**design/flow/design.v**
```verilog
module processor
(
	input wire clk_i,
	input wire rst_i,
	input wire stall_i,
	output wire [31:0] addr_o,
	input wire [31:0] data_i,
	output wire [31:0] data_o,
	output wire [3:0] data_w_o,
	output wire [2:0] data_mode_o,
	input wire [7:0] extio_in,
	output wire [7:0] extio_out
);
	wire stall_cpu; wire mwait_cpu; wire irq_cpu; wire irq_ack_cpu; wire exception_cpu; wire data_b_cpu; wire data_h_cpu; wire data_access_cpu;
	wire [31:0] irq_vector_cpu; wire [31:0] inst_addr_cpu; wire [31:0] inst_in_cpu; wire [31:0] data_addr_cpu; wire [31:0] data_in_cpu; wire [31:0] data_out_cpu;
	wire [3:0] data_w_cpu;
	assign data_mode_o = {data_b_cpu,data_h_cpu,data_access_cpu};
	datapath core
	(
		.clock(clk_i),
		.reset(rst_i),
		.stall(stall_cpu),
		.mwait(mwait_cpu),
		.irq_vector(irq_vector_cpu),
		.irq(irq_cpu),
		.irq_ack(irq_ack_cpu),
		.exception(exception_cpu),
		.inst_addr(inst_addr_cpu),
		.inst_in(inst_in_cpu),
		.data_addr(data_addr_cpu),
		.data_in(data_in_cpu),
		.data_out(data_out_cpu),
		.data_w(data_w_cpu),
		.data_b(data_b_cpu),
		.data_h(data_h_cpu),
		.data_access(data_access_cpu)
	);
	interrupt_controller int_control
	(
		.clock(clk_i),
		.reset(rst_i),
		.stall(stall_i),
		.stall_cpu(stall_cpu),
		.mwait_cpu(mwait_cpu),
		.irq_vector_cpu(irq_vector_cpu),
		.irq_cpu(irq_cpu),
		.irq_ack_cpu(irq_ack_cpu),
		.exception_cpu(exception_cpu),
		.inst_addr_cpu(inst_addr_cpu),
		.inst_in_cpu(inst_in_cpu),
		.data_addr_cpu(data_addr_cpu),
		.data_in_cpu(data_in_cpu),
		.data_out_cpu(data_out_cpu),
		.data_w_cpu(data_w_cpu),
		.data_access_cpu(data_access_cpu),
		.addr_mem(addr_o),
		.data_read_mem(data_i),
		.data_write_mem(data_o),
		.data_we_mem(data_w_o),
		.extio_in(extio_in),
		.extio_out(extio_out)
	);
endmodule
module datapath
(
	input wire clock,
	input wire reset,
	input wire stall,
	input wire mwait,
	input wire [31:0] irq_vector,
	input wire irq,
	output wire irq_ack,
	output wire exception,
	output wire [31:0] inst_addr,
	input wire [31:0] inst_in,
	output wire [31:0] data_addr,
	input wire [31:0] data_in,
	output reg [31:0] data_out,
	output reg [3:0] data_w,
	output wire data_b,
	output wire data_h,
	output wire data_access
);
	wire [31:0] inst_in_s; reg [31:0] data_in_s; reg [31:0] pc; reg [31:0] pc_last;
	reg [31:0] pc_last2; wire [31:0] pc_plus4; wire [31:0] pc_next;
	wire [31:0] result; wire [31:0] branch; wire [31:0] ext32b;
	wire [31:0] ext32h; wire [31:0] alu_src1; wire [31:0] alu_src2;
	wire [31:12] ext32;
	wire [6:0] opcode; wire [6:0] funct7;
	wire [2:0] funct3;
	wire [3:0] read_reg1; wire [3:0] read_reg2; wire [3:0] write_reg;
	wire [4:0] rs1; wire [4:0] rs2; wire [4:0] rd;
	wire [31:0] write_data; wire [31:0] read_data1; wire [31:0] read_data2;
	wire [31:0] imm_i; wire [31:0] imm_s; wire [31:0] imm_sb;
	wire [31:0] imm_uj; wire [31:0] branch_src1; wire [31:0] branch_src2;
	wire [31:12] imm_u;
	wire wreg; wire zero; wire less_than; wire branch_taken; wire jump_taken; reg stall_reg;
	wire irq_ack_s; reg irq_ack_s_dly; reg bds; wire data_access_s; reg data_access_s_dly;
	wire reg_write_ctl; wire alu_src1_ctl; wire sig_read_ctl; wire reg_to_mem; wire mem_to_reg; wire except;
	wire [1:0] jump_ctl; wire [1:0] mem_write_ctl; wire [1:0] mem_read_ctl;
	wire [2:0] alu_src2_ctl; wire [2:0] branch_ctl;
	wire [3:0] alu_op_ctl;
	reg [4:0] rs1_r; reg [4:0] rs2_r; reg [4:0] rd_r;
	reg [31:0] imm_i_r; reg [31:0] imm_s_r; reg [31:0] imm_sb_r; reg [31:0] imm_uj_r;
	reg [31:12] imm_u_r;
	reg reg_write_ctl_r; reg alu_src1_ctl_r; reg sig_read_ctl_r; reg reg_to_mem_r; reg mem_to_reg_r;
	reg [1:0] jump_ctl_r; reg [1:0] mem_write_ctl_r; reg [1:0] mem_read_ctl_r;
	reg [2:0] alu_src2_ctl_r; reg [2:0] branch_ctl_r;
	reg [3:0] alu_op_ctl_r;
	always @(posedge clock or posedge reset) begin
		if (reset == 1'b1) begin
			pc <= {32{1'b0}};
			pc_last <= {32{1'b0}};
			pc_last2 <= {32{1'b0}};
		end else begin
			if (stall == 1'b0) begin
				pc <= pc_next;
				pc_last <= pc;
				pc_last2 <= pc_last;
			end
		end
	end
	assign pc_plus4 = pc + 4;
	assign pc_next = (irq == 1'b1 && irq_ack_s == 1'b1) || except == 1'b1 ? 
	irq_vector : branch_taken == 1'b1 || jump_taken == 1'b1 ? 
	branch : data_access_s == 1'b1 ?
	pc_last : pc_plus4;
	assign irq_ack_s = irq == 1'b1 && bds == 1'b0 && branch_taken == 1'b0 && jump_taken == 1'b0 && reg_to_mem_r == 1'b0 && mem_to_reg_r == 1'b0 ? 1'b1 : 1'b0;
	assign irq_ack = irq_ack_s_dly;
	assign exception = except == 1'b1 ? 1'b1 : 1'b0;
	always @(posedge clock or posedge reset) begin
		if (reset == 1'b1) begin
			irq_ack_s_dly <= 1'b0;
			bds <= 1'b0;
			data_access_s_dly <= 1'b0;
			stall_reg <= 1'b0;
		end else begin
			stall_reg <= stall;
			if (stall == 1'b0) begin
				data_access_s_dly <= data_access_s;
				if (mwait == 1'b0) begin
					irq_ack_s_dly <= irq_ack_s;
					if (branch_taken == 1'b1 || jump_taken == 1'b1) begin
						bds <= 1'b1;
					end
					else begin
						bds <= 1'b0;
					end
				end
			end
		end
	end
	assign inst_in_s = data_access_s == 1'b1 || except == 1'b1 || branch_taken == 1'b1 || 
		jump_taken == 1'b1 || bds == 1'b1 || irq_ack_s == 1'b1 ? 32'h00000000 : 
		{inst_in[7:0],inst_in[15:8],inst_in[23:16],inst_in[31:24]};
	assign opcode = inst_in_s[6:0];
	assign funct3 = inst_in_s[14:12];
	assign funct7 = inst_in_s[31:25];
	assign rd = inst_in_s[11:7];
	assign rs1 = inst_in_s[19:15];
	assign rs2 = inst_in_s[24:20];
	assign imm_i = {ext32[31:12],inst_in_s[31:20]};
	assign imm_s = {ext32[31:12],inst_in_s[31:25],inst_in_s[11:7]};
	assign imm_sb = {ext32[31:13],inst_in_s[31],inst_in_s[7],inst_in_s[30:25],inst_in_s[11:8],1'b0};
	assign imm_u = inst_in_s[31:12];
	assign imm_uj = {ext32[31:21],inst_in_s[31],inst_in_s[19:12],inst_in_s[20],inst_in_s[30:21],1'b0};
	assign ext32 = inst_in_s[31] == 1'b1 ? {20{1'b1}} : {20{1'b0}};
	control control_unit
	(
		.opcode(opcode),
		.funct3(funct3),
		.funct7(funct7),
		.reg_write(reg_write_ctl),
		.alu_src1(alu_src1_ctl),
		.alu_src2(alu_src2_ctl),
		.alu_op(alu_op_ctl),
		.jump(jump_ctl),
		.branch(branch_ctl),
		.mem_write(mem_write_ctl),
		.mem_read(mem_read_ctl),
		.sig_read(sig_read_ctl)
	);
	assign reg_to_mem = mem_write_ctl != 2'b00 ? 1'b1 : 1'b0;
	assign mem_to_reg = mem_read_ctl != 2'b00 ? 1'b1 : 1'b0;
	always @(posedge clock or posedge reset) begin
		if (reset == 1'b1) begin
			rd_r <= {5{1'b0}};
			rs1_r <= {5{1'b0}};
			rs2_r <= {5{1'b0}};
			imm_i_r <= {32{1'b0}};
			imm_s_r <= {32{1'b0}};
			imm_sb_r <= {32{1'b0}};
			imm_u_r <= {20{1'b0}};
			imm_uj_r <= {32{1'b0}};
			reg_write_ctl_r <= 1'b0;
			alu_src1_ctl_r <= 1'b0;
			alu_src2_ctl_r <= {3{1'b0}};
			alu_op_ctl_r <= {4{1'b0}};
			jump_ctl_r <= {2{1'b0}};
			branch_ctl_r <= {3{1'b0}};
			mem_write_ctl_r <= {2{1'b0}};
			mem_read_ctl_r <= {2{1'b0}};
			sig_read_ctl_r <= 1'b0;
			reg_to_mem_r <= 1'b0;
			mem_to_reg_r <= 1'b0;
		end else begin
			if (stall == 1'b0 && mwait == 1'b0) begin
				rd_r <= rd;
				rs1_r <= rs1;
				rs2_r <= rs2;
				imm_i_r <= imm_i;
				imm_s_r <= imm_s;
				imm_sb_r <= imm_sb;
				imm_u_r <= imm_u;
				imm_uj_r <= imm_uj;
				reg_write_ctl_r <= reg_write_ctl;
				alu_src1_ctl_r <= alu_src1_ctl;
				alu_src2_ctl_r <= alu_src2_ctl;
				alu_op_ctl_r <= alu_op_ctl;
				jump_ctl_r <= jump_ctl;
				branch_ctl_r <= branch_ctl;
				mem_write_ctl_r <= mem_write_ctl;
				mem_read_ctl_r <= mem_read_ctl;
				sig_read_ctl_r <= sig_read_ctl;
				reg_to_mem_r <= reg_to_mem;
				mem_to_reg_r <= mem_to_reg;
			end
		end
	end
	reg_bank register_bank
	(
		.clock(clock),
		.read_reg1(read_reg1),
		.read_reg2(read_reg2),
		.write_reg(write_reg),
		.wreg(wreg),
		.write_data(write_data),
		.read_data1(read_data1),
		.read_data2(read_data2)
	);
	assign read_reg1 = rs1_r[3:0];
	assign read_reg2 = rs2_r[3:0];
	assign write_reg = rd_r[3:0];
	assign wreg = (reg_write_ctl_r | mem_to_reg_r) &  ~mwait &  ~stall_reg;
	alu alu
	(
		.op1(alu_src1),
		.op2(alu_src2),
		.alu_op(alu_op_ctl_r),
		.result(result),
		.zero(zero),
		.less_than(less_than)
	);
	assign alu_src1 = alu_src1_ctl_r == 1'b0 ? read_data1 : pc_last2;
	assign alu_src2 = alu_src2_ctl_r == 3'b000 ? {imm_u_r,12'h000} : alu_src2_ctl_r == 3'b001 ? 
		imm_i_r : alu_src2_ctl_r == 3'b010 ? imm_s_r : alu_src2_ctl_r == 3'b011 ? 
		pc : alu_src2_ctl_r == 3'b100 ? {24'h000000,3'b000,rs2_r} : read_data2;
	assign branch_src1 = jump_ctl_r == 2'b11 ? read_data1 : pc_last2;
	assign branch_src2 = jump_ctl_r == 2'b10 ? imm_uj_r : jump_ctl_r == 2'b11 ? imm_i_r : imm_sb_r;
	assign branch = branch_src1 + branch_src2;
	assign branch_taken = (zero == 1'b1 && branch_ctl_r == 3'b001) || 
		(zero == 1'b0 && branch_ctl_r == 3'b010) || (less_than == 1'b1 && branch_ctl_r == 3'b011) || 
		(less_than == 1'b0 && branch_ctl_r == 3'b100) || (less_than == 1'b1 && branch_ctl_r == 3'b101) || 
		(less_than == 1'b0 && branch_ctl_r == 3'b110) ? 1'b1 : 1'b0;
	assign except = branch_ctl_r == 3'b111 ? 1'b1 : 1'b0;
	assign jump_taken = jump_ctl_r != 2'b00 ? 1'b1 : 1'b0;
	assign inst_addr = pc;
	assign data_addr = result;
	assign data_b = mem_read_ctl_r == 2'b01 || mem_write_ctl_r == 2'b01 ? 1'b1 : 1'b0;
	assign data_h = mem_read_ctl_r == 2'b10 || mem_write_ctl_r == 2'b10 ? 1'b1 : 1'b0;
	assign data_access_s = reg_to_mem_r == 1'b1 || mem_to_reg_r == 1'b1 ? 1'b1 : 1'b0;
	assign data_access = data_access_s == 1'b1 && data_access_s_dly == 1'b0 ? 1'b1 : 1'b0;
	always @(mem_write_ctl_r, result, read_data2) begin
		case (mem_write_ctl_r)
		2'b11 : begin
			data_out <= {read_data2[7:0],read_data2[15:8],read_data2[23:16],read_data2[31:24]};
			data_w <= 4'b1111;
		end
		2'b01 : begin
			data_out <= {read_data2[7:0],read_data2[7:0],read_data2[7:0],read_data2[7:0]};
			case (result[1:0])
			2'b11 : begin data_w <= 4'b0001; end
			2'b10 : begin data_w <= 4'b0010; end
			2'b01 : begin data_w <= 4'b0100; end
			default : begin data_w <= 4'b1000; end
			endcase
		end
		2'b10 : begin
			data_out <= {read_data2[7:0],read_data2[15:8],read_data2[7:0],read_data2[15:8]};
			case (result[1])
			1'b1 : begin data_w <= 4'b0011; end
			default : begin data_w <= 4'b1100; end
			endcase
			end
		default : begin
			data_out <= {read_data2[7:0],read_data2[15:8],read_data2[23:16],read_data2[31:24]};
			data_w <= 4'b0000;
		end
		endcase
	end
	always @(mem_read_ctl_r, result, data_in) begin
		case (mem_read_ctl_r)
		2'b01 : begin
			case (result[1:0])
			2'b11 : begin data_in_s <= {24'h000000,data_in[7:0]}; end
			2'b10 : begin data_in_s <= {24'h000000,data_in[15:8]}; end
			2'b01 : begin data_in_s <= {24'h000000,data_in[23:16]}; end
			default : begin data_in_s <= {24'h000000,data_in[31:24]}; end
			endcase
		end
		2'b10 : begin
			case (result[1])
			1'b1 : begin data_in_s <= {16'h0000,data_in[7:0],data_in[15:8]}; end
			default : begin data_in_s <= {16'h0000,data_in[23:16],data_in[31:24]}; end
			endcase
		end
		default : begin
			data_in_s <= {data_in[7:0],data_in[15:8],data_in[23:16],data_in[31:24]};
		end
		endcase
	end
	assign ext32b = (data_in_s[7] == 1'b0 || sig_read_ctl_r == 1'b0) ? 
		{24'h000000,data_in_s[7:0]} : {24'hffffff,data_in_s[7:0]};
	assign ext32h = (data_in_s[15] == 1'b0 || sig_read_ctl_r == 1'b0) ? 
		{16'h0000,data_in_s[15:0]} : {16'hffff,data_in_s[15:0]};
	assign write_data = mem_read_ctl_r == 2'b11 ? data_in_s : mem_read_ctl_r == 2'b01 ? 
		ext32b : mem_read_ctl_r == 2'b10 ? ext32h : jump_taken == 1'b1 ? 
		pc_last : result;
endmodule
module control
(
	input wire [6:0] opcode,
	input wire [2:0] funct3,
	input wire [6:0] funct7,
	output reg reg_write,
	output reg alu_src1,
	output reg [2:0] alu_src2,
	output reg [3:0] alu_op,
	output reg [1:0] jump,
	output reg [2:0] branch,
	output reg [1:0] mem_write,
	output reg [1:0] mem_read,
	output reg sig_read
);
	always @(opcode, funct3, funct7) begin
		case (opcode)			 
		7'b0110111 : begin		 
			reg_write <= 1'b1;
			alu_src1 <= 1'b0;
			alu_src2 <= 3'b000;
			alu_op <= 4'b0110;
			jump <= 2'b00;
			branch <= 3'b000;
			mem_write <= 2'b00;
			mem_read <= 2'b00;
			sig_read <= 1'b0;
		end
		7'b0010111 : begin		 
			reg_write <= 1'b1;
			alu_src1 <= 1'b1;
			alu_src2 <= 3'b000;
			alu_op <= 4'b0100;
			jump <= 2'b00;
			branch <= 3'b000;
			mem_write <= 2'b00;
			mem_read <= 2'b00;
			sig_read <= 1'b0;
		end
		7'b1101111 : begin		 
			reg_write <= 1'b1;
			alu_src1 <= 1'b0;
			alu_src2 <= 3'b011;
			alu_op <= 4'b0110;
			jump <= 2'b10;
			branch <= 3'b000;
			mem_write <= 2'b00;
			mem_read <= 2'b00;
			sig_read <= 1'b0;
		end
		7'b1100111 : begin		 
			reg_write <= 1'b1;
			alu_src1 <= 1'b0;
			alu_src2 <= 3'b011;
			alu_op <= 4'b0110;
			jump <= 2'b11;
			branch <= 3'b000;
			mem_write <= 2'b00;
			mem_read <= 2'b00;
			sig_read <= 1'b0;
		end
		7'b1100011 : begin		 
			case (funct3)
			3'b000 : begin		 
				reg_write <= 1'b0;
				alu_src1 <= 1'b0;
				alu_src2 <= 3'b101;
				alu_op <= 4'b0101;
				jump <= 2'b00;
				branch <= 3'b001;
				mem_write <= 2'b00;
				mem_read <= 2'b00;
				sig_read <= 1'b0;
			end
			3'b001 : begin		 
				reg_write <= 1'b0;
				alu_src1 <= 1'b0;
				alu_src2 <= 3'b101;
				alu_op <= 4'b0101;
				jump <= 2'b00;
				branch <= 3'b010;
				mem_write <= 2'b00;
				mem_read <= 2'b00;
				sig_read <= 1'b0;
			end
			3'b100 : begin		 
				reg_write <= 1'b0;
				alu_src1 <= 1'b0;
				alu_src2 <= 3'b101;
				alu_op <= 4'b0111;
				jump <= 2'b00;
				branch <= 3'b011;
				mem_write <= 2'b00;
				mem_read <= 2'b00;
				sig_read <= 1'b0;
			end
			3'b101 : begin		 
				reg_write <= 1'b0;
				alu_src1 <= 1'b0;
				alu_src2 <= 3'b101;
				alu_op <= 4'b0111;
				jump <= 2'b00;
				branch <= 3'b100;
				mem_write <= 2'b00;
				mem_read <= 2'b00;
				sig_read <= 1'b0;
			end
			3'b110 : begin		 
				reg_write <= 1'b0;
				alu_src1 <= 1'b0;
				alu_src2 <= 3'b101;
				alu_op <= 4'b1000;
				jump <= 2'b00;
				branch <= 3'b101;
				mem_write <= 2'b00;
				mem_read <= 2'b00;
				sig_read <= 1'b0;
			end
			3'b111 : begin		 
				reg_write <= 1'b0;
				alu_src1 <= 1'b0;
				alu_src2 <= 3'b101;
				alu_op <= 4'b1000;
				jump <= 2'b00;
				branch <= 3'b110;
				mem_write <= 2'b00;
				mem_read <= 2'b00;
				sig_read <= 1'b0;
			end
			default : begin
				reg_write <= 1'b0;
				alu_src1 <= 1'b0;
				alu_src2 <= 3'b000;
				alu_op <= 4'b0000;
				jump <= 2'b00;
				branch <= 3'b000;
				mem_write <= 2'b00;
				mem_read <= 2'b00;
				sig_read <= 1'b0;
			end
			endcase
		end
		7'b0000011 : begin		 
			case (funct3)
			3'b000 : begin		 
				reg_write <= 1'b1;
				alu_src1 <= 1'b0;
				alu_src2 <= 3'b001;
				alu_op <= 4'b0100;
				jump <= 2'b00;
				branch <= 3'b000;
				mem_write <= 2'b00;
				mem_read <= 2'b01;
				sig_read <= 1'b1;
			end
			3'b001 : begin		 
				reg_write <= 1'b1;
				alu_src1 <= 1'b0;
				alu_src2 <= 3'b001;
				alu_op <= 4'b0100;
				jump <= 2'b00;
				branch <= 3'b000;
				mem_write <= 2'b00;
				mem_read <= 2'b10;
				sig_read <= 1'b1;
			end
			3'b010 : begin		 
				reg_write <= 1'b1;
				alu_src1 <= 1'b0;
				alu_src2 <= 3'b001;
				alu_op <= 4'b0100;
				jump <= 2'b00;
				branch <= 3'b000;
				mem_write <= 2'b00;
				mem_read <= 2'b11;
				sig_read <= 1'b1;
			end
			3'b100 : begin		 
				reg_write <= 1'b1;
				alu_src1 <= 1'b0;
				alu_src2 <= 3'b001;
				alu_op <= 4'b0100;
				jump <= 2'b00;
				branch <= 3'b000;
				mem_write <= 2'b00;
				mem_read <= 2'b01;
				sig_read <= 1'b0;
			end
			3'b101 : begin		 
				reg_write <= 1'b1;
				alu_src1 <= 1'b0;
				alu_src2 <= 3'b001;
				alu_op <= 4'b0100;
				jump <= 2'b00;
				branch <= 3'b000;
				mem_write <= 2'b00;
				mem_read <= 2'b10;
				sig_read <= 1'b0;
			end
			default : begin
				reg_write <= 1'b0;
				alu_src1 <= 1'b0;
				alu_src2 <= 3'b000;
				alu_op <= 4'b0000;
				jump <= 2'b00;
				branch <= 3'b000;
				mem_write <= 2'b00;
				mem_read <= 2'b00;
				sig_read <= 1'b0;
			end
			endcase
		end
		7'b0100011 : begin		 
			case (funct3)
			3'b000 : begin		 
				reg_write <= 1'b0;
				alu_src1 <= 1'b0;
				alu_src2 <= 3'b010;
				alu_op <= 4'b0100;
				jump <= 2'b00;
				branch <= 3'b000;
				mem_write <= 2'b01;
				mem_read <= 2'b00;
				sig_read <= 1'b0;
			end
			3'b001 : begin		 
				reg_write <= 1'b0;
				alu_src1 <= 1'b0;
				alu_src2 <= 3'b010;
				alu_op <= 4'b0100;
				jump <= 2'b00;
				branch <= 3'b000;
				mem_write <= 2'b10;
				mem_read <= 2'b00;
				sig_read <= 1'b0;
			end
			3'b010 : begin		 
				reg_write <= 1'b0;
				alu_src1 <= 1'b0;
				alu_src2 <= 3'b010;
				alu_op <= 4'b0100;
				jump <= 2'b00;
				branch <= 3'b000;
				mem_write <= 2'b11;
				mem_read <= 2'b00;
				sig_read <= 1'b0;
			end
			default : begin
				reg_write <= 1'b0;
				alu_src1 <= 1'b0;
				alu_src2 <= 3'b000;
				alu_op <= 4'b0000;
				jump <= 2'b00;
				branch <= 3'b000;
				mem_write <= 2'b00;
				mem_read <= 2'b00;
				sig_read <= 1'b0;
			end
			endcase
		end
		7'b0010011 : begin		 
			case (funct3)
			3'b000 : begin		 
				reg_write <= 1'b1;
				alu_src1 <= 1'b0;
				alu_src2 <= 3'b001;
				alu_op <= 4'b0100;
				jump <= 2'b00;
				branch <= 3'b000;
				mem_write <= 2'b00;
				mem_read <= 2'b00;
				sig_read <= 1'b0;
			end
			3'b010 : begin		 
				reg_write <= 1'b1;
				alu_src1 <= 1'b0;
				alu_src2 <= 3'b001;
				alu_op <= 4'b0111;
				jump <= 2'b00;
				branch <= 3'b000;
				mem_write <= 2'b00;
				mem_read <= 2'b00;
				sig_read <= 1'b0;
			end
			3'b011 : begin		 
				reg_write <= 1'b1;
				alu_src1 <= 1'b0;
				alu_src2 <= 3'b001;
				alu_op <= 4'b1000;
				jump <= 2'b00;
				branch <= 3'b000;
				mem_write <= 2'b00;
				mem_read <= 2'b00;
				sig_read <= 1'b0;
			end
			3'b100 : begin		 
				reg_write <= 1'b1;
				alu_src1 <= 1'b0;
				alu_src2 <= 3'b001;
				alu_op <= 4'b0010;
				jump <= 2'b00;
				branch <= 3'b000;
				mem_write <= 2'b00;
				mem_read <= 2'b00;
				sig_read <= 1'b0;
			end
			3'b110 : begin		 
				reg_write <= 1'b1;
				alu_src1 <= 1'b0;
				alu_src2 <= 3'b001;
				alu_op <= 4'b0001;
				jump <= 2'b00;
				branch <= 3'b000;
				mem_write <= 2'b00;
				mem_read <= 2'b00;
				sig_read <= 1'b0;
			end
			3'b111 : begin		 
				reg_write <= 1'b1;
				alu_src1 <= 1'b0;
				alu_src2 <= 3'b001;
				alu_op <= 4'b0000;
				jump <= 2'b00;
				branch <= 3'b000;
				mem_write <= 2'b00;
				mem_read <= 2'b00;
				sig_read <= 1'b0;
			end
			3'b001 : begin		 
				reg_write <= 1'b1;
				alu_src1 <= 1'b0;
				alu_src2 <= 3'b100;
				alu_op <= 4'b1001;
				jump <= 2'b00;
				branch <= 3'b000;
				mem_write <= 2'b00;
				mem_read <= 2'b00;
				sig_read <= 1'b0;
			end
			3'b101 : begin
				case (funct7)
				7'b0000000 : begin	 
					reg_write <= 1'b1;
					alu_src1 <= 1'b0;
					alu_src2 <= 3'b100;
					alu_op <= 4'b1010;
					jump <= 2'b00;
					branch <= 3'b000;
					mem_write <= 2'b00;
					mem_read <= 2'b00;
					sig_read <= 1'b0;
				end
				7'b0100000 : begin	 
					reg_write <= 1'b1;
					alu_src1 <= 1'b0;
					alu_src2 <= 3'b100;
					alu_op <= 4'b1100;
					jump <= 2'b00;
					branch <= 3'b000;
					mem_write <= 2'b00;
					mem_read <= 2'b00;
					sig_read <= 1'b0;
				end
				default : begin
					reg_write <= 1'b0;
					alu_src1 <= 1'b0;
					alu_src2 <= 3'b000;
					alu_op <= 4'b0000;
					jump <= 2'b00;
					branch <= 3'b000;
					mem_write <= 2'b00;
					mem_read <= 2'b00;
					sig_read <= 1'b0;
				end
				endcase
			end
			default : begin
				reg_write <= 1'b0;
				alu_src1 <= 1'b0;
				alu_src2 <= 3'b000;
				alu_op <= 4'b0000;
				jump <= 2'b00;
				branch <= 3'b000;
				mem_write <= 2'b00;
				mem_read <= 2'b00;
				sig_read <= 1'b0;
			end
			endcase
		end
		7'b0110011 : begin		 
			case (funct3)
			3'b000 : begin
				case (funct7)
				7'b0000000 : begin
				reg_write <= 1'b1;
				alu_src1 <= 1'b0;
				alu_src2 <= 3'b101;
				alu_op <= 4'b0100;
				jump <= 2'b00;
				branch <= 3'b000;
				mem_write <= 2'b00;
				mem_read <= 2'b00;
				sig_read <= 1'b0;
				end
				7'b0100000 : begin
				reg_write <= 1'b1;
				alu_src1 <= 1'b0;
				alu_src2 <= 3'b101;
				alu_op <= 4'b0101;
				jump <= 2'b00;
				branch <= 3'b000;
				mem_write <= 2'b00;
				mem_read <= 2'b00;
				sig_read <= 1'b0;
				end
				default : begin
				reg_write <= 1'b0;
				alu_src1 <= 1'b0;
				alu_src2 <= 3'b000;
				alu_op <= 4'b0000;
				jump <= 2'b00;
				branch <= 3'b000;
				mem_write <= 2'b00;
				mem_read <= 2'b00;
				sig_read <= 1'b0;
				end
				endcase
			end
			3'b001 : begin			 
				reg_write <= 1'b1;
				alu_src1 <= 1'b0;
				alu_src2 <= 3'b101;
				alu_op <= 4'b1001;
				jump <= 2'b00;
				branch <= 3'b000;
				mem_write <= 2'b00;
				mem_read <= 2'b00;
				sig_read <= 1'b0;
			end
			3'b010 : begin			 
				reg_write <= 1'b1;
				alu_src1 <= 1'b0;
				alu_src2 <= 3'b101;
				alu_op <= 4'b0111;
				jump <= 2'b00;
				branch <= 3'b000;
				mem_write <= 2'b00;
				mem_read <= 2'b00;
				sig_read <= 1'b0;
			end
			3'b011 : begin			 
				reg_write <= 1'b1;
				alu_src1 <= 1'b0;
				alu_src2 <= 3'b101;
				alu_op <= 4'b1000;
				jump <= 2'b00;
				branch <= 3'b000;
				mem_write <= 2'b00;
				mem_read <= 2'b00;
				sig_read <= 1'b0;
			end
			3'b100 : begin			 
				reg_write <= 1'b1;
				alu_src1 <= 1'b0;
				alu_src2 <= 3'b101;
				alu_op <= 4'b0010;
				jump <= 2'b00;
				branch <= 3'b000;
				mem_write <= 2'b00;
				mem_read <= 2'b00;
				sig_read <= 1'b0;
			end
			3'b101 : begin
				case (funct7)		
				7'b0000000 : begin	 
					reg_write <= 1'b1;
					alu_src1 <= 1'b0;
					alu_src2 <= 3'b101;
					alu_op <= 4'b1010;
					jump <= 2'b00;
					branch <= 3'b000;
					mem_write <= 2'b00;
					mem_read <= 2'b00;
					sig_read <= 1'b0;
				end
				7'b0100000 : begin	 
					reg_write <= 1'b1;
					alu_src1 <= 1'b0;
					alu_src2 <= 3'b101;
					alu_op <= 4'b1100;
					jump <= 2'b00;
					branch <= 3'b000;
					mem_write <= 2'b00;
					mem_read <= 2'b00;
					sig_read <= 1'b0;
				end
				default : begin
					reg_write <= 1'b0;
					alu_src1 <= 1'b0;
					alu_src2 <= 3'b000;
					alu_op <= 4'b0000;
					jump <= 2'b00;
					branch <= 3'b000;
					mem_write <= 2'b00;
					mem_read <= 2'b00;
					sig_read <= 1'b0;
				end
				endcase
			end
			3'b110 : begin			 
				reg_write <= 1'b1;
				alu_src1 <= 1'b0;
				alu_src2 <= 3'b101;
				alu_op <= 4'b0001;
				jump <= 2'b00;
				branch <= 3'b000;
				mem_write <= 2'b00;
				mem_read <= 2'b00;
				sig_read <= 1'b0;
			end
			3'b111 : begin			 
				reg_write <= 1'b1;
				alu_src1 <= 1'b0;
				alu_src2 <= 3'b101;
				alu_op <= 4'b0000;
				jump <= 2'b00;
				branch <= 3'b000;
				mem_write <= 2'b00;
				mem_read <= 2'b00;
				sig_read <= 1'b0;
			end
			default : begin
				reg_write <= 1'b0;
				alu_src1 <= 1'b0;
				alu_src2 <= 3'b000;
				alu_op <= 4'b0000;
				jump <= 2'b00;
				branch <= 3'b000;
				mem_write <= 2'b00;
				mem_read <= 2'b00;
				sig_read <= 1'b0;
			end
			endcase
		end
		7'b1110011 : begin		 
			reg_write <= 1'b0;
			alu_src1 <= 1'b0;
			alu_src2 <= 3'b000;
			alu_op <= 4'b0000;
			jump <= 2'b00;
			branch <= 3'b111;
			mem_write <= 2'b00;
			mem_read <= 2'b00;
			sig_read <= 1'b0;
		end
		default : begin
			reg_write <= 1'b0;
			alu_src1 <= 1'b0;
			alu_src2 <= 3'b000;
			alu_op <= 4'b0000;
			jump <= 2'b00;
			branch <= 3'b000;
			mem_write <= 2'b00;
			mem_read <= 2'b00;
			sig_read <= 1'b0;
		end
		endcase
	end
endmodule
module reg_bank
(
	input wire clock,
	input wire [3:0] read_reg1,
	input wire [3:0] read_reg2,
	input wire [3:0] write_reg,
	input wire wreg,
	input wire [31:0] write_data,
	output wire [31:0] read_data1,
	output wire [31:0] read_data2
);
	reg [31:0] registers[0:15];
	always @(posedge clock) begin
		if (write_reg != 4'b0000 && wreg == 1'b1) begin
			registers[write_reg] <= write_data;
		end
	end
	assign read_data1 = read_reg1 != 4'b0000 ? registers[read_reg1] : {32{1'b0}};
	assign read_data2 = read_reg2 != 4'b0000 ? registers[read_reg2] : {32{1'b0}};
endmodule
module alu
(
	input wire [31:0] op1,
	input wire [31:0] op2,
	input wire [3:0] alu_op,
	output wire [31:0] result,
	output wire zero,
	output wire less_than
);
	reg [31:0] r; wire [31:0] shift;
	wire [4:0] shift_op2;
	wire [32:0] addsub;
	wire less; wire lshift; wire logical;
	always @(op1, op2, alu_op, addsub, less, shift_op2, shift) begin
		case (alu_op)
		4'b0000 : begin r <= op1 & op2; end
		4'b0001 : begin r <= op1 | op2; end
		4'b0010 : begin r <= op1 ^ op2; end
		4'b0100, 4'b0101 : begin r <= addsub[31:0]; end
		4'b0110 : begin r <= op2; end
		4'b0111,4'b1000 : begin r <= {28'h0000000,3'b000,less}; end
		default : begin r <= shift; end
		endcase
	end
	assign addsub = alu_op > 4'b0100 ? ({1'b0,op1}) - ({1'b0,op2}) : ({1'b0,op1}) + ({1'b0,op2});
	assign less = op1[31] == op2[31] || alu_op == 4'b1000 ? addsub[32] : op1[31];
	assign less_than = less;
	assign zero =  ~(r[31] | r[30] | r[29] | r[28] | r[27] | r[26] | 
		r[25] | r[24] | r[23] | r[22] | r[21] | r[20] | r[19] | 
		r[18] | r[17] | r[16] | r[15] | r[14] | r[13] | r[12] | 
		r[11] | r[10] | r[9] | r[8] | r[7] | r[6] | r[5] | r[4] | 
		r[3] | r[2] | r[1] | r[0]);
	assign shift_op2 = op2[4:0];
	assign lshift = alu_op[0] == 1'b1 ? 1'b1 : 1'b0;
	assign logical = alu_op[2] == 1'b0 ? 1'b1 : 1'b0;
	bshift barrel_shifter
	(
		.lshift(lshift),
		.logical(logical),
		.shift(shift_op2),
		.in(op1),
		.out(shift)
	);
	assign result = r;
endmodule
module bshift
(
	input wire lshift,
	input wire logical,
	input wire [4:0] shift,
	input wire [31:0] in,
	output wire [31:0] out
);
	wire [31:0] shift1l; wire [31:0] shift2l; wire [31:0] shift4l; wire [31:0] shift8l; wire [31:0] shift16l;
	wire [31:0] shift1r; wire [31:0] shift2r; wire [31:0] shift4r; wire [31:0] shift8r; wire [31:0] shift16r;
	wire [31:16] fill;
	assign fill = logical == 1'b0 ? {16{in[31]}} : 16'h0000;
	assign shift1l = shift[0] == 1'b1 ? {in[30:0],1'b0} : in;
	assign shift2l = shift[1] == 1'b1 ? {shift1l[29:0],2'b00} : shift1l;
	assign shift4l = shift[2] == 1'b1 ? {shift2l[27:0],4'h0} : shift2l;
	assign shift8l = shift[3] == 1'b1 ? {shift4l[23:0],8'h00} : shift4l;
	assign shift16l = shift[4] == 1'b1 ? {shift8l[15:0],16'h0000} : shift8l;
	assign shift1r = shift[0] == 1'b1 ? {fill[31],in[31:1]} : in;
	assign shift2r = shift[1] == 1'b1 ? {fill[31:30],shift1r[31:2]} : shift1r;
	assign shift4r = shift[2] == 1'b1 ? {fill[31:28],shift2r[31:4]} : shift2r;
	assign shift8r = shift[3] == 1'b1 ? {fill[31:24],shift4r[31:8]} : shift4r;
	assign shift16r = shift[4] == 1'b1 ? {fill[31:16],shift8r[31:16]} : shift8r;
	assign out = lshift == 1'b0 ? shift16r : shift16l;
endmodule
module interrupt_controller
(
	input wire clock,
	input wire reset,
	input wire stall,
	output wire stall_cpu,
	output wire mwait_cpu,
	output wire [31:0] irq_vector_cpu,
	output wire irq_cpu,
	input wire irq_ack_cpu,
	input wire exception_cpu,
	input wire [31:0] inst_addr_cpu,
	output wire [31:0] inst_in_cpu,
	input wire [31:0] data_addr_cpu,
	output wire [31:0] data_in_cpu,
	input wire [31:0] data_out_cpu,
	input wire [3:0] data_w_cpu,
	input wire data_access_cpu,
	output wire [31:0] addr_mem,
	input wire [31:0] data_read_mem,
	output wire [31:0] data_write_mem,
	output wire [3:0] data_we_mem,
	input wire [7:0] extio_in,
	output wire [7:0] extio_out
);
	wire [7:0] irq_cause; reg [7:0] irq_mask_reg; reg [7:0] irq_status_reg; reg [7:0] extio_out_reg;
	reg [31:0] periph_data; reg [31:0] irq_vector_reg; reg [31:0] irq_epc_reg; reg [31:0] inst_reg;
	wire interrupt; reg irq; reg data_access_cpu_dly;
	parameter [2:0] irq_idle = 0, irq_int = 1, irq_req = 2, irq_ackn = 3, irq_done = 4;
	reg [2:0] pulse_state;
	reg [2:0] pulse_next_state;
	wire periph_access; reg periph_access_dly; wire periph_access_we;
	wire [3:0] data_we_mem_s;
	always @(posedge clock or posedge reset) begin
		if (reset == 1'b1) begin
			periph_data <= {32{1'b0}};
		end else begin
			if (periph_access == 1'b1) begin
			case (data_addr_cpu[7:4])
			4'b0000 : begin periph_data <= irq_vector_reg; end			 
			4'b0001 : begin periph_data <= {irq_cause[7:0],24'h000000}; end		 
			4'b0010 : begin periph_data <= {irq_mask_reg[7:0],24'h000000}; end	 
			4'b0011 : begin periph_data <= {irq_status_reg,24'h000000}; end		 
			4'b0100 : begin 							 
				periph_data <= {irq_epc_reg[7:0],irq_epc_reg[15:8],irq_epc_reg[23:16],irq_epc_reg[31:24]};
			end
			4'b1000 : begin periph_data <= {extio_in,24'h000000}; end		 
			4'b1001 : begin periph_data <= {extio_out_reg,24'h000000}; end		 
			default : begin periph_data <= data_read_mem; end
			endcase
			end
		end
	end
	assign inst_in_cpu = data_access_cpu == 1'b0 ? data_read_mem : inst_reg;
	assign data_in_cpu = periph_access_dly == 1'b0 ? data_read_mem : periph_data;
	always @(posedge clock or posedge reset) begin
		if (reset == 1'b1) begin
			irq_vector_reg <= {32{1'b0}};
			irq_mask_reg <= {8{1'b0}};
			irq_status_reg <= {8{1'b0}};
			extio_out_reg <= {8{1'b0}};
		end else begin
			if (periph_access == 1'b1 && periph_access_we == 1'b1) begin
				case (data_addr_cpu[7:4])
				4'b0000 : begin				 
					irq_vector_reg <= {data_out_cpu[7:0],data_out_cpu[15:8],data_out_cpu[23:16],data_out_cpu[31:24]};
				end
				4'b0010 : begin				 
					irq_mask_reg <= data_out_cpu[31:24];
				end
				4'b0011 : begin				 
					irq_status_reg <= data_out_cpu[31:24];
				end
				4'b1001 : begin				 
					extio_out_reg <= data_out_cpu[31:24];
				end
				default : begin
				end
				endcase
			end
			if (irq_ack_cpu == 1'b1 || exception_cpu == 1'b1) begin
				irq_status_reg[0] <= 1'b0;		 
			end
		end
	end
	always @(posedge clock or posedge reset) begin
		if (reset == 1'b1) begin
			irq_epc_reg <= 32'h00000000;
		end else begin
			if (((irq == 1'b1 && irq_ack_cpu == 1'b0) || exception_cpu == 1'b1)) begin
				irq_epc_reg <= inst_addr_cpu;
			end
		end
	end
	always @(posedge clock or posedge reset) begin
		if (reset == 1'b1) begin
			pulse_state <= irq_idle;
			pulse_next_state <= irq_idle;
			irq <= 1'b0;
		end else begin
			if (stall == 1'b0) begin
				pulse_state <= pulse_next_state;
				case (pulse_state)
				irq_idle : begin
					if (interrupt == 1'b1 && irq_status_reg[0] == 1'b1) begin
						pulse_next_state <= irq_int;
					end
				end
				irq_int : begin
					irq <= 1'b1;
					pulse_next_state <= irq_req;
				end
				irq_req : begin
					if (irq_ack_cpu == 1'b1) begin
						irq <= 1'b0;
						pulse_next_state <= irq_ackn;
					end
				end
				irq_ackn : begin
					pulse_next_state <= irq_done;
				end
				irq_done : begin
					if (irq_status_reg[0] == 1'b1) begin
						pulse_next_state <= irq_idle;
					end
				end
				default : begin
					pulse_next_state <= irq_idle;
				end
				endcase
			end
		end
	end
	always @(posedge clock or posedge reset) begin
		if (reset == 1'b1) begin
			periph_access_dly <= 1'b0;
			data_access_cpu_dly <= 1'b0;
			inst_reg <= {32{1'b0}};
		end else begin
			if (stall == 1'b0) begin
				periph_access_dly <= periph_access;
				data_access_cpu_dly <= data_access_cpu;
				if ((data_access_cpu == 1'b0)) begin
					inst_reg <= data_read_mem;
				end
			end
		end
	end
	assign periph_access = data_addr_cpu[31:27] == 5'b11110 && data_access_cpu == 1'b1 ? 1'b1 : 1'b0;
	assign periph_access_we = periph_access <= 1'b1 && data_w_cpu != 4'b0000 ? 1'b1 : 1'b0;
	assign addr_mem = data_access_cpu == 1'b1 ? data_addr_cpu : inst_addr_cpu;
	assign data_write_mem = data_out_cpu;
	assign data_we_mem_s = data_access_cpu == 1'b1 && periph_access == 1'b0 ? data_w_cpu : 4'b0000;
	assign data_we_mem = data_we_mem_s;
	assign mwait_cpu = data_access_cpu == 1'b1 && data_access_cpu_dly == 1'b0 ? 1'b1 : 1'b0;
	assign stall_cpu = stall;
	assign interrupt = (irq_cause & irq_mask_reg) == 16'h0000 ? 1'b0 : 1'b1;
	assign irq_cause = extio_in;
	assign irq_cpu = irq;
	assign irq_vector_cpu = irq_vector_reg;
	assign extio_out = extio_out_reg;
endmodule
```
**design/flow/run.sh**
```bash
#!/bin/bash
# the make line also repeats each setting of config.mk as NAME=value (left out here)
make -C /OpenROAD-flow-scripts/flow DESIGN_CONFIG=/design/flow/config.mk WORK_HOME=/design/flow/orfs CLKGATE_MAP_FILE= finish
```
**design/flow/config.mk**
```make
export PLATFORM = sky130hd
export DESIGN_NAME = processor
export DESIGN_NICKNAME = processor
export VERILOG_FILES = /design/flow/design.v
export SDC_FILE = /design/flow/constraint.sdc
export NUM_CORES = 4
export LEC_CHECK = 0
export CAP_MARGIN = 20
export CORE_MARGIN = 2
export CORE_UTILIZATION = 68
export SETUP_SLACK_MARGIN = 2.48
export SLEW_MARGIN = 20
```
**design/flow/constraint.sdc**
```tcl
create_clock -name core_clock -period 8.45 [get_ports {clk_i}]
set_input_delay 1.6900 -clock core_clock [delete_from_list [all_inputs] [get_ports {clk_i}]]
set_output_delay 1.6900 -clock core_clock [all_outputs]
set_load 0.01 [all_outputs]
```
==> results.ini, run 1 <==
[yosys]
synth_area_um2=53600
synthTopCellsByCount=edfxtp_1 (512), nand2_1 (489), dfrtp_1 (313), o21ai_0 (306), mux4_2 (292)
ys_cells=4783
ys_async_sr_fraction=0.380
synthTopCellsByArea=edfxtp_1 (29%), dfrtp_1 (15%), mux4_2 (12%)
yosysWarnings=5
ys_area_um2=53600
logic_family=multiplexers
edf_count=512
yosys.stat.seqShare=0.434
ys_types=107
synth_cells=4783
compound_area_frac=0.181
synth_top_area_share=0.287
post-synth-top-count-cell=edfxtp_1
ys_sh_simple=0.0944
ys_sh_adder=0.0309
mux_share=0.202
ff_type=edfxtp_1
xor_share=0.0165
numSynthFlops=826
yosys.area.top_type=edfxtp_1
synth_area_per_cell_um2=11.2

[clock_network]
htree_num_levels=3
cts-root-buf=clkbuf_16
cts_made_buffers=85
cts.hold.buffers_added=0
clk_path_buf_depth=3
numClockSinks=826

[global_route]
track_usage=0.871
gr-total-overflow=272

[floorplanning]
chipArea_um2=81000
chipWidth_um=285
fp-utilization=0.689
pin_count=122
core_region_area_um2=77700
num_rows=102
die_h_um=285

[outcome]
error=[ERROR GRT-0116] Global routing finished with congestion. Check the congestion regions in the DRC Viewer.
haltStage=5_1_grt
status=stopped before the end

[placement]
place_ws_ns=-0.688
place.gp.congestion=1.15
numPortBuffers=121
dp_hpwl_mm=184

layer usage:
layer	GRT overflow	GRT usage
met5	10	0.641
met1	27	0.879
met4	91	0.820
met3	23	0.813
met2	121	0.954
stage by stage:
| stage | std cells | hold slack [ns] | cell area (µm²) | TNS (ns) |
|---|---|---|---|---|
| 4_1_cts | 6264 | 0.444 | 63500 | -4.56 |
| 3_5_place_dp | 6027 | 0.466 | 58700 | -3.77 |
| 3_3_place_gp | 6025 | 0.462 | 58700 | -1.11 |
| 2_1_floorplan | 4814 | 0.432 | 54200 | 0 |
timing repair:
action,4_1_cts
resized,360
cloned,10
setup buffers,69
pin swaps,115
setup endpoints to repair,725
==> run 2, diff against run 1 <==
- ABC_AREA: not set -> 0
- CELL_PAD_IN_SITES_DETAIL_PLACEMENT: not set -> 1
- CORE_MARGIN: 2 -> 3
- CORE_UTILIZATION: 68 -> 52
- GPL_TIMING_DRIVEN: not set -> 0
- MAX_ROUTING_LAYER: not set -> met4
- MIN_ROUTING_LAYER: not set -> met1
- PLACE_DENSITY: not set -> 0.93
- SETUP_SLACK_MARGIN: 2.48 -> not set
- SLEW_MARGIN: 20 -> 35
- clock period: 8.45 -> 20.8 ns (I/O delays scaled with it)
==> run 2 against run 1 <==
- the flow again stops in 5_1_grt
- die size grew 32%
- synthesized cell count is the same
- area after synthesis is the same
==> results.ini, run 2 <==
[yosys]
numSynthFlops=826  ; unchanged
compound_area_frac=0.181  ; unchanged
ys_types=107  ; unchanged
post-synth-top-count-cell=edfxtp_1
ff_type=edfxtp_1
mux_share=0.202  ; unchanged
logic_family=multiplexers
synthTopCellsByCount=edfxtp_1 (512), nand2_1 (489), dfrtp_1 (313), o21ai_0 (306), mux4_2 (292)
ys_area_um2=53600  ; unchanged
xor_share=0.0165  ; unchanged
edf_count=512  ; unchanged
ys_sh_adder=0.0309  ; unchanged
synth_cells=4783  ; unchanged
yosys.area.top_type=edfxtp_1
ys_async_sr_fraction=0.380  ; unchanged
synth_top_area_share=0.287  ; unchanged
synthTopCellsByArea=edfxtp_1 (29%), dfrtp_1 (15%), mux4_2 (12%)
ys_cells=4783  ; unchanged
synth_area_um2=53600  ; unchanged
yosysWarnings=5  ; unchanged
yosys.stat.seqShare=0.434  ; unchanged
ys_sh_simple=0.0944  ; unchanged
synth_area_per_cell_um2=11.2  ; unchanged

[clock_network]
ctsResizeCount=0  ; -100%
htree_num_levels=3  ; unchanged
cts.hold.buffers_added=0  ; unchanged
cts_setup_buffers=0  ; -100%
cts_made_buffers=91  ; +7.1%
numClockSinks=826  ; unchanged
cts-root-buf=clkbuf_16
clk_path_buf_depth=3  ; unchanged

[placement]
place_ws_ns=4.13  ; +4.82 ns
numPortBuffers=121  ; unchanged
place.gp.congestion=1.18  ; +2.5%
placed_area_um2=58700  ; about the same
dp_hpwl_mm=274  ; +49%
dpl.cell_count=6405  ; +6.3%

[floorplanning]
chipArea_um2=107000  ; +32%
die_h_um=327  ; +15%
fp-utilization=0.525  ; -0.164
num_rows=117  ; +15%
chipWidth_um=327  ; +15%
core_region_area_um2=102000  ; +31%
pin_count=122  ; unchanged

[global_route]
track_usage=0.802
gr-total-overflow=204

[outcome]
error=[ERROR GRT-0116] Global routing finished with congestion. Check the congestion regions in the DRC Viewer.
status=stopped before the end
haltStage=5_1_grt

run 2: per-layer routing:
metal,overflow,GRT usage
met5,-,-
met4,77,0.729
met3,32,0.667
met2,76,0.919
met1,19,0.820
==> run 3, diff against run 2 <==
- ABC_AREA: 0 -> 1
- CAP_MARGIN: 20 -> 25
- CELL_PAD_IN_SITES_DETAIL_PLACEMENT: 1 -> not set
- CELL_PAD_IN_SITES_GLOBAL_PLACEMENT: not set -> 3
- CORE_MARGIN: 3 -> 6
- CORE_UTILIZATION: 52 -> 40
- CTS_CLUSTER_DIAMETER: not set -> 113
- GPL_TIMING_DRIVEN: 0 -> 1
- PLACE_DENSITY: 0.93 -> not set
- SETUP_SLACK_MARGIN: not set -> 1.29
- SLEW_MARGIN: 35 -> 20
- clock period: 20.8 -> 7.41 ns (I/O delays scaled with it)
==> run 3 against run 2 <==
- die size is 37% higher
- the layout now fails its checks (negative setup slack)
- area after synthesis is 2.4% higher
- synthesized cell count is 52% higher
==> results.ini, run 3 <==
[outcome]
status=finished with violations
violatedChecks=negative setup slack

[routing]
wl_mm=278
ant_nets=0
vias_per_cell=5.92
drt_iter0_markers=7431
first_pass_iters=6
vias=58000
wl_per_cell_um=28.4
drc=0

[worst_setup_path]
cp_max_fo=8
crit_arrival_ns=6.69
crit_path_start_kind=register
crit_buf_inv=12
critPathLaunch=core.imm_u_r[20]
reg2reg_depth=47
critical_path.slowest_cell=dfrtp_4
r2r_setup_slack_ns=-0.29
critPathMaxStageDelay_ns=0.49
worst-setup-path-type=register to primary output
reg2reg_to=core.alu_src2_ctl_r[0]
cp.depth=36
crit_required_ns=5.93
endpoint=data_w_o[3]
r2r-start=core.imm_u_r[20]
crit_path_end_kind=primary output
crit_family=simple AND/OR/NAND/NOR gates

[yosys]
post-synth-top-count-cell=nand2_1
ys_sh_adder=0.0302  ; -0.000738
synth_area_um2=54900  ; +2.4%
synthTopCellsByCount=nand2_1 (1,746), inv_1 (827), o21ai_0 (783), nand3_1 (707), edfxtp_1 (512)
ys_async_sr_fraction=0.380  ; unchanged
ys_sh_simple=0.231  ; +0.136
synth_top_area_share=0.280  ; -0.00686
yosys.stat.seqShare=0.423  ; -0.0104
ys_area_um2=54900  ; +2.4%
synth_area_per_cell_um2=7.55  ; -33%
yosysWarnings=5  ; unchanged
logic_family=simple AND/OR/NAND/NOR gates
ff_type=edfxtp_1
yosys.area.top_type=edfxtp_1
numSynthFlops=826  ; unchanged
edf_count=512  ; unchanged
ys_cells=7267  ; +52%
synthTopCellsByArea=edfxtp_1 (28%), dfrtp_1 (14%), nand2_1 (12%)
xor_share=0.00878  ; -0.00774
synth_cells=7267  ; +52%
ys_types=75  ; -30%
compound_area_frac=0.203  ; +0.0217
mux_share=0.00157  ; -0.200

[global_route]
grt_pass1_vias=53400
grt_max_degree=150
antenna_found_initial=8
grt_pass1_wl_mm=392
gr-total-overflow=0
grt.met3_usage=0.0751
grt_util_met1=0.528
grt_use_met2=0.537
grt-busiest-layer=met2
track_usage=0.377

[worst_hold_path]
min_from=int_control.inst_reg[0]
min_path_type=register to register
hold_path_depth=2
whs_endpoint=int_control.inst_reg[0]

[power_and_ir_drop]
seqPwrFrac=0.196
power.total_mw=30.6
power.switching_mw=15.5
powerDensity_nw_per_um2=442
clock_power_mw=4.83
p_comb_mw=19.8
p_int_mw=15.2
power-top-group=combinational logic
leakage_nw=30.5
seq_power_mw=5.99
ir_drop_v=0.000257
clkPwrFrac=0.158
combPwrFrac=0.647
p_sw_frac=0.505

[final_timing]
clock-skew-final_ns=0.100
max_slew_margin=0.190
slew_violations=0
finalSetupViolCount=289
setup-tns-final_ns=-31.48
period_needed_ns=8.18
tightest_slew_ns=1.20
clock.fmax_mhz=122
hold_viol=0
finalCritPeriodShare=1.10
setup_ws_ns=-0.765
rsz0062_at_grt=true

[clock_network]
clkLatencyLatePin_ns=0.76
path_clk_slew_ns=0.06
numClockSinks=826  ; unchanged
cts_made_buffers=98  ; +7.7%
tritoncts=built
clk_path_buf_depth=3  ; unchanged
cts-root-buf=clkbuf_16
htree_num_levels=3  ; unchanged

[flow_run]
warning_count=73
drv_cap=0

[cells_and_area]
nNetsFinal=8118
final_util=0.510
syn_to_final_growth_pct=26.3
final_area_um2=69300

[placement]
placed_area_um2=63500  ; +8.2%
place_ws_ns=-0.695  ; -4.83 ns
place.gp.congestion=1.07  ; -9.2%
dp_hpwl_mm=209  ; -24%
numPortBuffers=121  ; unchanged

[floorplanning]
num_rows=135  ; +15%
core_region_area_um2=136000  ; +33%
pin_count=122  ; unchanged
chipArea_um2=146000  ; +37%
die_h_um=382  ; +17%
fp-utilization=0.404  ; -0.121
chipWidth_um=382  ; +17%

run 3: area by class of cell:
class                           instances  area, µm²
Sequential cell                       826      23300
Fill cell                           13300      66500
Antenna cell                            2       5.00
Inverter                              868       3280
Multi-Input combinational cell       5142      27800
Clock buffer                          127       2650
Timing Repair Buffer                 1008       9570
Tap cell                             1781       2230
Clock inverter                         44        497
run 3: timing repair:
action,4_1_cts,5_1_grt
resized,397,172
cloned,10,1
buffers inserted,54,31
pin swaps,105,70
setup endpoints to repair,724,724
hold buffers,0,0
run 3: routing by layer:
layer	wire (µm)	up-vias
met4	13600	0
met2	116000	3237
met1	120000	28200
met5	0	-
li1	-	26100
met3	28500	504
run 3: metrics by stage:
stage | std cells | hold slack [ns]
4_1_cts | 9761 | 0.481
2_1_floorplan | 7298 | 0.442
3_5_place_dp | 9526 | 0.468
5_1_grt | 9797 | 0.500
6_report | 9798 | 0.482
3_3_place_gp | 9519 | 0.461
==> run 4, diff against run 3 <==
- ABC_AREA: 1 -> not set
- CAP_MARGIN: 25 -> 20
- CELL_PAD_IN_SITES_GLOBAL_PLACEMENT: 3 -> not set
- CORE_MARGIN: 6 -> 2
- CORE_UTILIZATION: 40 -> 17
- CTS_CLUSTER_DIAMETER: 113 -> 124
- CTS_CLUSTER_SIZE: not set -> 18
- GPL_ROUTABILITY_DRIVEN: not set -> 0
- GPL_TIMING_DRIVEN: 1 -> 0
- MAX_ROUTING_LAYER: met4 -> met5
- MIN_ROUTING_LAYER: met1 -> met2
- SETUP_SLACK_MARGIN: 1.29 -> 1.91
- TNS_END_PERCENT: not set -> 10
- clock period: 7.41 -> 13.7 ns (I/O delays scaled with it)
==> run 4 against run 3 <==
- the run now fails in 5_1_grt
- area after synthesis is 2.4% lower
- die size is 120% higher
- synthesized cell count is 34% lower
==> results.ini, run 4 <==
[outcome]
status=stopped before the end
haltStage=5_1_grt
error=[ERROR GRT-0116] Global routing finished with congestion. Check the congestion regions in the DRC Viewer.

[placement]
dp_hpwl_mm=209  ; -0.21%
place_ws_ns=-0.432  ; +0.263 ns
dpl.cell_count=9188  ; -3.5%
numPortBuffers=121  ; unchanged

[clock_network]
htree_num_levels=2  ; -1
clk_path_buf_depth=3  ; unchanged
cts_made_buffers=52  ; -47%
cts-root-buf=clkbuf_16
numClockSinks=826  ; unchanged

[yosys]
yosys.area.top_type=edfxtp_1
synth_area_per_cell_um2=11.2  ; +48%
ys_async_sr_fraction=0.380  ; unchanged
ys_cells=4783  ; -34%
edf_count=512  ; unchanged
ys_sh_adder=0.0309  ; +0.000738
synth_cells=4783  ; -34%
ff_type=edfxtp_1
yosysWarnings=5  ; unchanged
ys_types=107  ; +43%
ys_area_um2=53600  ; -2.4%
synth_top_area_share=0.287  ; +0.00686
synthTopCellsByCount=edfxtp_1 (512), nand2_1 (489), dfrtp_1 (313), o21ai_0 (306), mux4_2 (292)
yosys.stat.seqShare=0.434  ; +0.0104
synth_area_um2=53600  ; -2.4%
synthTopCellsByArea=edfxtp_1 (29%), dfrtp_1 (15%), mux4_2 (12%)
numSynthFlops=826  ; unchanged
compound_area_frac=0.181  ; -0.0217
logic_family=multiplexers
mux_share=0.202  ; +0.200
xor_share=0.0165  ; +0.00774
ys_sh_simple=0.0944  ; -0.136
post-synth-top-count-cell=edfxtp_1

[floorplanning]
die_h_um=565  ; +48%
core_region_area_um2=314000  ; +130%
chipWidth_um=565  ; +48%
chipArea_um2=320000  ; +120%
fp-utilization=0.170  ; -0.234
pin_count=122  ; unchanged
num_rows=206  ; +53%

[global_route]
gr-total-overflow=215
track_usage=0.389

[run 4: layer usage]
layer | global-route usage | GRT overflow
met1 | - | -
met2 | 0.409 | 28
met3 | 0.456 | 141
met4 | 0.274 | 24
met5 | 0.209 | 22
[run 4: what timing repair did]
action                     CTS
buffers inserted            19
resized                    146
setup endpoints to repair  450
pin swaps                   13
hold buffers                 0
gates cloned                 0
[run 4: through the flow]
| stage | TNS [ns] | area, µm² | utilization | hold slack (ns) |
|---|---|---|---|---|
| 4_1_cts | 0 | 64100 | 0.204 | 0.488 |
| 3_5_place_dp | -1.78 | 61800 | 0.197 | 0.469 |
| 3_3_place_gp | -602.89 | 60100 | 0.191 | 0.467 |
| 2_1_floorplan | 0 | 53700 | - | 0.432 |
==> run 5, diff against run 4 <==
- CAP_MARGIN: 20 -> 35
- CORE_UTILIZATION: 17 -> 72
- CTS_CLUSTER_DIAMETER: 124 -> 28
- CTS_CLUSTER_SIZE: 18 -> 32
- GPL_ROUTABILITY_DRIVEN: 0 -> not set
- GPL_TIMING_DRIVEN: 0 -> not set
- MAX_ROUTING_LAYER: met5 -> not set
- MIN_ROUTING_LAYER: met2 -> not set
- SETUP_SLACK_MARGIN: 1.91 -> 0.35
- TNS_END_PERCENT: 10 -> not set
- clock period: 13.7 -> 4.41 ns (I/O delays scaled with it)
==> run 5 against run 4 <==
- the run fails in 4_1_cts
- synthesized cell count stayed put
- area after synthesis stayed put
- die size is 76% lower
==> results.ini, run 5 <==
[yosys]
synth_area_per_cell_um2=11.2  ; unchanged
ys_async_sr_fraction=0.380  ; unchanged
yosys.stat.seqShare=0.434  ; unchanged
synth_top_area_share=0.287  ; unchanged
synthTopCellsByArea=edfxtp_1 (29%), dfrtp_1 (15%), mux4_2 (12%)
ys_cells=4783  ; unchanged
yosys.area.top_type=edfxtp_1
compound_area_frac=0.181  ; unchanged
numSynthFlops=826  ; unchanged
synth_area_um2=53600  ; unchanged
post-synth-top-count-cell=edfxtp_1
xor_share=0.0165  ; unchanged
ys_sh_simple=0.0944  ; unchanged
edf_count=512  ; unchanged
ff_type=edfxtp_1
ys_sh_adder=0.0309  ; unchanged
mux_share=0.202  ; unchanged
synth_cells=4783  ; unchanged
synthTopCellsByCount=edfxtp_1 (512), nand2_1 (489), dfrtp_1 (313), o21ai_0 (306), mux4_2 (292)
logic_family=multiplexers
yosysWarnings=5  ; unchanged
ys_area_um2=53600  ; unchanged
ys_types=107  ; unchanged

[floorplanning]
die_h_um=277  ; -51%
num_rows=100  ; -51%
chipWidth_um=277  ; -51%
pin_count=122  ; unchanged
chipArea_um2=76600  ; -76%
core_region_area_um2=74100  ; -76%
fp-utilization=0.723  ; +0.553

[placement]
place.gp.congestion=1.23
dp_hpwl_mm=195  ; -6.4%
numPortBuffers=121  ; unchanged

[outcome]
haltStage=4_1_cts
status=stopped before the end
error=[ERROR DPL-0033] detailed placement checks failed during check placement.

[run 5: through the flow]
step / hold slack (ns) / std cells / setup slack, ns / power (mW) / area (µm²)
after floorplan: 0.432 / 4814 / -2.62 / 14.9 / 54300
after global placement: 0.463 / 6632 / -3.97 / 20.8 / 64300
after detailed placement: 0.473 / 6634 / -4.10 / 21.5 / 64400
==> run 6, diff against run 5 <==
- ABC_AREA: not set -> 1
- CAP_MARGIN: 35 -> 25
- CELL_PAD_IN_SITES_GLOBAL_PLACEMENT: not set -> 2
- CORE_MARGIN: 2 -> 6
- CORE_UTILIZATION: 72 -> 40
- CTS_CLUSTER_DIAMETER: 28 -> 113
- CTS_CLUSTER_SIZE: 32 -> not set
- GPL_TIMING_DRIVEN: not set -> 1
- MAX_ROUTING_LAYER: not set -> met4
- MIN_ROUTING_LAYER: not set -> met1
- SETUP_SLACK_MARGIN: 0.35 -> -0.52
- clock period: 4.41 -> 8.08 ns (I/O delays scaled with it)
==> run 6 against run 5 <==
- area after synthesis grew 2.4%
- the layout now fails its checks (negative setup slack)
- die size grew 91%
- synthesized cell count grew 52%
==> results.ini, run 6 <==
[global_route]
track_usage=0.369
gr-total-overflow=0
antenna_found_initial=8
grt_pass1_wl_mm=384
grt_pass1_vias=51600
grt_max_degree=138

[outcome]
violatedChecks=negative setup slack
status=finished with violations

[placement]
numPortBuffers=121  ; unchanged
place.gp.congestion=1.05  ; -14%
place_ws_ns=-0.418  ; +3.68 ns
dp_hpwl_mm=201  ; +3.0%
dpl.cell_count=9370  ; +41%
placed_area_um2=61800  ; -3.9%

[final_timing]
finalSetupViolCount=26
slew_violations=0
period_needed_ns=8.43
clock.fmax_mhz=119
rsz0062_at_grt=true
clock-skew-final_ns=0.0608
hold-worst-slack_ns=0.476
hold_viol=0
finalCritPeriodShare=1.04
setup_ws_ns=-0.350
max_slew_margin=0.161
tightest_slew_ns=1.25
setup-tns-final_ns=-4.55

[worst_setup_path]
cp.depth=39
critPathMaxStageDelay_ns=0.56
crit_path_frequent_cell=nand2_1
crit_arrival_ns=6.81
critical_path.slowest_cell=clkdlybuf4s50_1
cp_max_fo=10
reg2reg_depth=58
crit_path_start_kind=register
critPathLaunch=core.imm_u_r[20]
r2r-start=core.imm_u_r[20]
crit_path_end_kind=primary output
crit_buf_inv=12
crit_required_ns=6.46
r2r_setup_slack_ns=0.25
reg2reg_to=core.alu_src2_ctl_r[0]
endpoint=addr_o[16]
crit_family=buffers and inverters
worst-setup-path-type=register to primary output

[yosys]
edf_count=512  ; unchanged
ff_type=edfxtp_1
post-synth-top-count-cell=nand2_1
ys_cells=7267  ; +52%
synth_area_per_cell_um2=7.55  ; -33%
mux_share=0.00157  ; -0.200
ys_types=75  ; -30%
ys_async_sr_fraction=0.380  ; unchanged
compound_area_frac=0.203  ; +0.0217
synth_top_area_share=0.280  ; -0.00686
ys_area_um2=54900  ; +2.4%
yosys.area.top_type=edfxtp_1
yosysWarnings=5  ; unchanged
ys_sh_simple=0.231  ; +0.136
ys_sh_adder=0.0302  ; -0.000738
synth_area_um2=54900  ; +2.4%
yosys.stat.seqShare=0.423  ; -0.0104
logic_family=simple AND/OR/NAND/NOR gates
synthTopCellsByArea=edfxtp_1 (28%), dfrtp_1 (14%), nand2_1 (12%)
synth_cells=7267  ; +52%
synthTopCellsByCount=nand2_1 (1,746), inv_1 (827), o21ai_0 (783), nand3_1 (707), edfxtp_1 (512)
xor_share=0.00878  ; -0.00774
numSynthFlops=826  ; unchanged

[routing]
vias_per_cell=5.93
drc=0
wl_mm=274
wl_per_cell_um=28.6
drt_iter0_markers=7200
first_pass_iters=6
vias=56700
ant_nets=0

[worst_hold_path]
hold_path_depth=2
min_path_type=register to register
min_from=int_control.pulse_next_state[0]
whs_endpoint=int_control.pulse_state[0]

[power_and_ir_drop]
ir_drop_v=0.000213
power.switching_mw=13.5
combPwrFrac=0.623
seq_power_mw=5.55
clkPwrFrac=0.168
leakage_nw=28.9
seqPwrFrac=0.210
p_sw_frac=0.512
power.total_mw=26.5
powerDensity_nw_per_um2=404
power-top-group=combinational logic
p_comb_mw=16.5
clock_power_mw=4.44
p_int_mw=12.9

[floorplanning]
num_rows=135  ; +35%
chipWidth_um=382  ; +38%
chipArea_um2=146000  ; +91%
die_h_um=382  ; +38%
core_region_area_um2=136000  ; +83%
pin_count=122  ; unchanged
fp-utilization=0.404  ; -0.319

[clock_network]
numClockSinks=826
htree_num_levels=3
cts.hold.buffers_added=0
cts_made_buffers=96
path_clk_slew_ns=0.06
clkLatencyLatePin_ns=0.74
clk_path_buf_depth=3
cts-root-buf=clkbuf_16
tritoncts=built

[cells_and_area]
final_area_um2=65600
syn_to_final_growth_pct=19.5
nNetsFinal=7876
instances_no_fill=9563
final_util=0.483

[flow_run]
warning_count=72
drv_cap=0

-- run 6: what timing repair did --
item / in CTS / in global routing
gates resized: 62 / 75
setup buffers: 10 / 7
cloned: 2 / 1
endpoints found under the setup margin: 18 / 24
pin swaps: 10 / 23
-- run 6: layout make-up --
cell class	instances	area, µm²
antenna	4	10.0
inverter	868	3270
timing repair buffer	768	7010
multi-input combinational	5142	26600
sequential	826	23300
tap	1781	2230
clock inverter	33	417
clock buffer	141	2740
fill	13700	70200
-- run 6: layer usage --
layer / share of wire / global-route usage
met5: 0 / -
met4: 0.048 / 0.141
met3: 0.10 / 0.0738
met2: 0.41 / 0.514
met1: 0.44 / 0.529
Power is estimated from default activity; no workload was simulated.
